==> v33 <==
// arm_core
module arm_core (
    input         clk,
    input         rst,
    output [7:0]  imem_addr,
    input  [31:0] imem_data,
    output [5:0]  dmem_addr,
    output [31:0] dmem_wdata,
    output        dmem_we,
    input  [31:0] dmem_rdata,
    output        wb_en,
    output [3:0]  wb_dest,
    output [31:0] wb_value
);
make LEC_CHECK=0 ABC_AREA=1 CAP_MARGIN=20 CELL_PAD_IN_SITES_DETAIL_PLACEMENT=2 CELL_PAD_IN_SITES_GLOBAL_PLACEMENT=3 CORE_MARGIN=2 CORE_UTILIZATION=40 PLACE_DENSITY_LB_ADDON=0.28 SLEW_MARGIN=15 TNS_END_PERCENT=25 finish   # period 11.7 ns
run.sh (not shown) runs the stock make flow with config.mk's settings and CLKGATE_MAP_FILE=.
==> inputs of v18, as changes to v33 <==
ABC_AREA = unset   (was 1)
CELL_PAD_IN_SITES_DETAIL_PLACEMENT = 0   (was 2)
CELL_PAD_IN_SITES_GLOBAL_PLACEMENT = unset   (was 3)
CORE_UTILIZATION = 67   (was 40)
CTS_CLUSTER_DIAMETER = 229   (was unset)
CTS_CLUSTER_SIZE = 61   (was unset)
GPL_ROUTABILITY_DRIVEN = 1   (was unset)
GPL_TIMING_DRIVEN = 1   (was unset)
MAX_ROUTING_LAYER = met4   (was unset)
PLACE_DENSITY_LB_ADDON = unset   (was 0.28)
SETUP_SLACK_MARGIN = -0.61   (was unset)
SLEW_MARGIN = 20   (was 15)
TNS_END_PERCENT = unset   (was 25)
==> flow/constraint.sdc (replaced) <==
create_clock -name core_clock -period 13.3 [get_ports {clk}]
set_input_delay 2.6600 -clock core_clock [delete_from_list [all_inputs] [get_ports {clk}]]
set_output_delay 2.6600 -clock core_clock [all_outputs]
set_load 0.01 [all_outputs]
==> inputs of v14, as changes to v33 <==
ABC_AREA = unset   (was 1)
CELL_PAD_IN_SITES_DETAIL_PLACEMENT = unset   (was 2)
CELL_PAD_IN_SITES_GLOBAL_PLACEMENT = unset   (was 3)
CORE_UTILIZATION = 57   (was 40)
PLACE_DENSITY = 0.6   (was unset)
PLACE_DENSITY_LB_ADDON = unset   (was 0.28)
SETUP_SLACK_MARGIN = -1.06   (was unset)
SLEW_MARGIN = 20   (was 15)
TNS_END_PERCENT = unset   (was 25)
==> flow/constraint.sdc (replaced) <==
create_clock -name core_clock -period 10.6 [get_ports {clk}]
set_input_delay 2.1200 -clock core_clock [delete_from_list [all_inputs] [get_ports {clk}]]
set_output_delay 2.1200 -clock core_clock [all_outputs]
set_load 0.01 [all_outputs]
==> qor summary <==
metric                                                                        v18                   v14             v33
Pre-CTS WS                                                              -0.612 ns              -1.98 ns       0.0352 ns
Share of the synthesized netlist area taken by xor and xnor gates           2.18%                 2.18%          0.385%
Std cell rows                                                                 101                   110             133
Standard cell core area                                              0.0759 sq mm          0.0897 sq mm     0.131 sq mm
GP Congestion                                                                1.22                  1.10            1.00
Synth mux share                                                             11.6%                 11.6%         0.0403%
Synthesized area per cell                                              9.95 sq um            9.95 sq um      7.41 sq um
Area fraction in and, or, nand and nor cells after synthesis                17.3%                 17.3%           27.0%
Result of the run                                                  did not finish       failed layout checks  did not finish
Failing step                                                              5_1_grt                     -         5_1_grt
Violated checks                                                                 -  negative setup slack               -
# Cells Yosys                                                                5166                  5166            7112
Placed standard-cell area                                            0.0588 sq mm          0.0614 sq mm    0.0569 sq mm
Area leader share                                                           29.9%                 29.9%           29.2%
Die X-Extent                                                               281 um                304 um          367 um

========
==> job 5487: inputs <==
arm_core again, from the RTL that the note above started with.
==> flow/config.mk <==
export PLATFORM = sky130hd
export DESIGN_NAME = arm_core
export DESIGN_NICKNAME = arm_core
export VERILOG_FILES = /design/flow/design.v
export SDC_FILE = /design/flow/constraint.sdc
export NUM_CORES = 4
export LEC_CHECK = 0
export ABC_AREA = 1
export CAP_MARGIN = 20
export CELL_PAD_IN_SITES_DETAIL_PLACEMENT = 2
export CELL_PAD_IN_SITES_GLOBAL_PLACEMENT = 3
export CORE_MARGIN = 5
export CORE_UTILIZATION = 40
export MAX_ROUTING_LAYER = met4
export PLACE_DENSITY_LB_ADDON = 0.28
export SLEW_MARGIN = 15
export TNS_END_PERCENT = 30
==> flow/constraint.sdc <==
create_clock -name core_clock -period 11.7 [get_ports {clk}]
set_input_delay 2.3400 -clock core_clock [delete_from_list [all_inputs] [get_ports {clk}]]
set_output_delay 2.3400 -clock core_clock [all_outputs]
set_load 0.01 [all_outputs]
==> job 1292 (differences from job 5487) <==
ABC_AREA = not set   (was 1)
CELL_PAD_IN_SITES_DETAIL_PLACEMENT = not set   (was 2)
CELL_PAD_IN_SITES_GLOBAL_PLACEMENT = not set   (was 3)
CORE_MARGIN = 2   (was 5)
CORE_UTILIZATION = 68   (was 40)
CTS_CLUSTER_SIZE = 34   (was not set)
MAX_ROUTING_LAYER = not set   (was met4)
PLACE_DENSITY_LB_ADDON = not set   (was 0.28)
SLEW_MARGIN = 20   (was 15)
TNS_END_PERCENT = not set   (was 30)
==> flow/constraint.sdc (replaced) <==
create_clock -name core_clock -period 8.29 [get_ports {clk}]
set_input_delay 1.6580 -clock core_clock [delete_from_list [all_inputs] [get_ports {clk}]]
set_output_delay 1.6580 -clock core_clock [all_outputs]
set_load 0.01 [all_outputs]
==> job 4130 (differences from job 5487) <==
CAP_MARGIN = 0   (was 20)
CELL_PAD_IN_SITES_DETAIL_PLACEMENT = 1   (was 2)
CELL_PAD_IN_SITES_GLOBAL_PLACEMENT = not set   (was 3)
CORE_MARGIN = 2   (was 5)
MAX_ROUTING_LAYER = not set   (was met4)
PLACE_DENSITY = 0.6   (was not set)
PLACE_DENSITY_LB_ADDON = not set   (was 0.28)
SLEW_MARGIN = 20   (was 15)
TNS_END_PERCENT = not set   (was 30)
==> flow/constraint.sdc (replaced) <==
create_clock -name core_clock -period 16.0 [get_ports {clk}]
set_input_delay 3.2000 -clock core_clock [delete_from_list [all_inputs] [get_ports {clk}]]
set_output_delay 3.2000 -clock core_clock [all_outputs]
set_load 0.01 [all_outputs]
==> job 3628 (differences from job 5487) <==
ABC_AREA = not set   (was 1)
CELL_PAD_IN_SITES_DETAIL_PLACEMENT = 1   (was 2)
CORE_ASPECT_RATIO = 1.28   (was not set)
CORE_MARGIN = 2   (was 5)
CORE_UTILIZATION = 51   (was 40)
CTS_CLUSTER_SIZE = 61   (was not set)
GPL_ROUTABILITY_DRIVEN = 1   (was not set)
GPL_TIMING_DRIVEN = 1   (was not set)
MAX_ROUTING_LAYER = not set   (was met4)
SETUP_SLACK_MARGIN = 3.66   (was not set)
SLEW_MARGIN = 0   (was 15)
TNS_END_PERCENT = not set   (was 30)
==> flow/constraint.sdc (replaced) <==
create_clock -name core_clock -period 14.3 [get_ports {clk}]
set_input_delay 2.8600 -clock core_clock [delete_from_list [all_inputs] [get_ports {clk}]]
set_output_delay 2.8600 -clock core_clock [all_outputs]
set_load 0.01 [all_outputs]
==> comparison <==
- Job 5487 failed in global routing. Job 3628 never finished: it broke off in global placement without I/O, error FLW-0024. Job 4130 finished clean. Job 1292 ended with an error in global routing, error GRT-0116.
- In job 1292 the area after synthesis is lower than in job 5487, by about 2.5%.
- Of job 3628 and job 1292, job 3628 has the higher die area (gap 33%, measured against job 1292).
- In synthesized cell count, job 3628 and job 1292 do not differ.
==> figures <==
quantity	job 1292	job 3628	job 5487	job 4130
Horizontal extent of the die	279 microns	285 microns	373 microns	367 microns
Root buffer cell	clkbuf_16	-	clkbuf_16	clkbuf_16
I/O pin cnt	150	-	150	150
Status	did not finish	did not finish	did not finish	finished clean
Last stage reached	global routing	global placement without I/O	global routing	-
Area after detailed placement	61,500 sq um	-	57,200 sq um	55,800 sq um
Clk sinks	804	-	804	804
Synth Net Count	5,400	5,400	7,346	7,346
AND-OR/OR-AND Cells, Area Fraction	15.9%	15.9%	16.1%	16.1%
Total clock buffers created by CTS	83	-	95	96
Sequential cell area fraction in the yosys report	44.1%	44.1%	43.0%	43.0%
Synth Area in Adders	4.28%	4.28%	4.06%	4.06%
Post CTS Setup Buffer Count	39	-	5	0

========
==> branch onyx: inputs <==
arm_core again, from the RTL that the note above started with.
make LEC_CHECK=0 ABC_AREA=1 CAP_MARGIN=20 CORE_MARGIN=2 CORE_UTILIZATION=62 CTS_CLUSTER_SIZE=95 PLACE_DENSITY=0.6 SLEW_MARGIN=20 finish   # period 6.58 ns
==> branch indigo (differences from branch onyx) <==
- ABC_AREA: 1 -> unset
- CELL_PAD_IN_SITES_DETAIL_PLACEMENT: unset -> 0
- CORE_UTILIZATION: 62 -> 72
- CTS_CLUSTER_DIAMETER: unset -> 229
- CTS_CLUSTER_SIZE: 95 -> 61
- GPL_ROUTABILITY_DRIVEN: unset -> 1
- GPL_TIMING_DRIVEN: unset -> 1
- MAX_ROUTING_LAYER: unset -> met4
- PLACE_DENSITY: 0.6 -> unset
==> flow/constraint.sdc (replaced) <==
create_clock -name core_clock -period 13.3 [get_ports {clk}]
set_input_delay 2.6600 -clock core_clock [delete_from_list [all_inputs] [get_ports {clk}]]
set_output_delay 2.6600 -clock core_clock [all_outputs]
set_load 0.01 [all_outputs]
==> qor summary <==
item	branch indigo	branch onyx
Synth Seq Share	44.1%	43.0%
Ao+oa area frac	15.9%	16.1%
Status	stopped before the end	stopped before the end
Stage where the flow stopped	5_1_grt	5_1_grt
Ys cells	5166	7112
Die Span Y	271 um	296 um
Area fraction in mux cells	11.6%	0.0403%
Count of placed standard cells including taps	6464	9046
Nets in the synthesized netlist	5400	7346
Post-Synthesis Cells	5166	7112
Synthesized cell area	51400 sq um	52700 sq um
Number of levels the H-tree was split into	1	3
Die X	271 um	296 um
Post_cts resized	32	171

========
==> 07-11: inputs <==
arm_core again, from the RTL that the note above started with.
## arm_core
module arm_core (
    input         clk,
    input         rst,
    output [7:0]  imem_addr,
    input  [31:0] imem_data,
    output [5:0]  dmem_addr,
    output [31:0] dmem_wdata,
    output        dmem_we,
    input  [31:0] dmem_rdata,
    output        wb_en,
    output [3:0]  wb_dest,
    output [31:0] wb_value
);
  wire [31:0] IF_stage_pc_out;
  wire [31:0] IF_stage_instruction_out;
  wire [31:0] branch_address;
  wire EXE_stage_B_out;
  wire hazard_detected;
  IF_Stage IF_Stage_Inst (
    .clk(clk),
    .rst(rst),
    .freeze(hazard_detected),
    .Branch_taken(EXE_stage_B_out),
    .BranchAddr(branch_address),
    .imem_data(imem_data),
    .PC(IF_stage_pc_out),
    .Instruction(IF_stage_instruction_out)
  );
  assign imem_addr = IF_stage_pc_out[7:0];
  wire [31:0] IF_reg_pc_out;
  wire [31:0] IF_reg_instruction_out;
  IF_Stage_Reg IF_Reg_Inst (
    .clk(clk),
    .rst(rst),
    .freeze(hazard_detected),
    .flush(EXE_stage_B_out),
    .PC_in(IF_stage_pc_out),
  ...
clock: 6.58 ns
lec_check: 0
abc_area: 1
cap_margin: 20
core_aspect_ratio: 0.7
core_margin: 2
core_utilization: 72
cts_cluster_diameter: 392
cts_cluster_size: 95
place_density: 0.6
slew_margin: 20
==> 08-07: changes against 07-11 <==
Settings changed: ABC_AREA 1 to unset, CELL_PAD_IN_SITES_GLOBAL_PLACEMENT set to 2, CORE_ASPECT_RATIO 0.7 to unset, CORE_UTILIZATION 72 to 22, CTS_CLUSTER_DIAMETER 392 to unset, CTS_CLUSTER_SIZE 95 to unset, MAX_ROUTING_LAYER set to met4, PLACE_DENSITY 0.6 to unset.
==> flow/constraint.sdc (replaced) <==
create_clock -name core_clock -period 15.4 [get_ports {clk}]
set_input_delay 3.0800 -clock core_clock [delete_from_list [all_inputs] [get_ports {clk}]]
set_output_delay 3.0800 -clock core_clock [all_outputs]
set_load 0.01 [all_outputs]
==> 08-20: changes against 07-11 <==
Settings changed: ABC_AREA 1 to unset, CORE_ASPECT_RATIO 0.7 to unset, CORE_UTILIZATION 72 to 40, CTS_CLUSTER_DIAMETER 392 to unset, CTS_CLUSTER_SIZE 95 to unset.
==> flow/constraint.sdc (replaced) <==
create_clock -name core_clock -period 16.0 [get_ports {clk}]
set_input_delay 3.2000 -clock core_clock [delete_from_list [all_inputs] [get_ports {clk}]]
set_output_delay 3.2000 -clock core_clock [all_outputs]
set_load 0.01 [all_outputs]
==> results <==
07-11 never finished: it broke off in 5_1_grt (GRT-0232). 08-07 completed with no timing, DRC or antenna violations. 08-20 completed without violations.
In 08-20 the cell count is smaller than in 08-07, by about 17%.
Between 08-07 and 08-20, the lower utilization is in 08-07 (gap 20 points).
In area after synthesis, 08-20 and 08-07 do not differ.
In 08-20 the via count is larger than in 08-07, by 0.52%.
Of 07-11 and 08-07, 07-11 has the higher synthesized cell count (gap about 38%, measured against 08-07).
Against 08-07, the worst hold slack of 08-20 is higher by 0.0032 ns.
Worst setup slack: 08-07 is worse than 08-20 (0.20 ns).
Die area, highest first: 08-07, 08-20, 07-11.
Of 08-20 and 08-07, 08-20 has the higher critical path depth (gap 2).
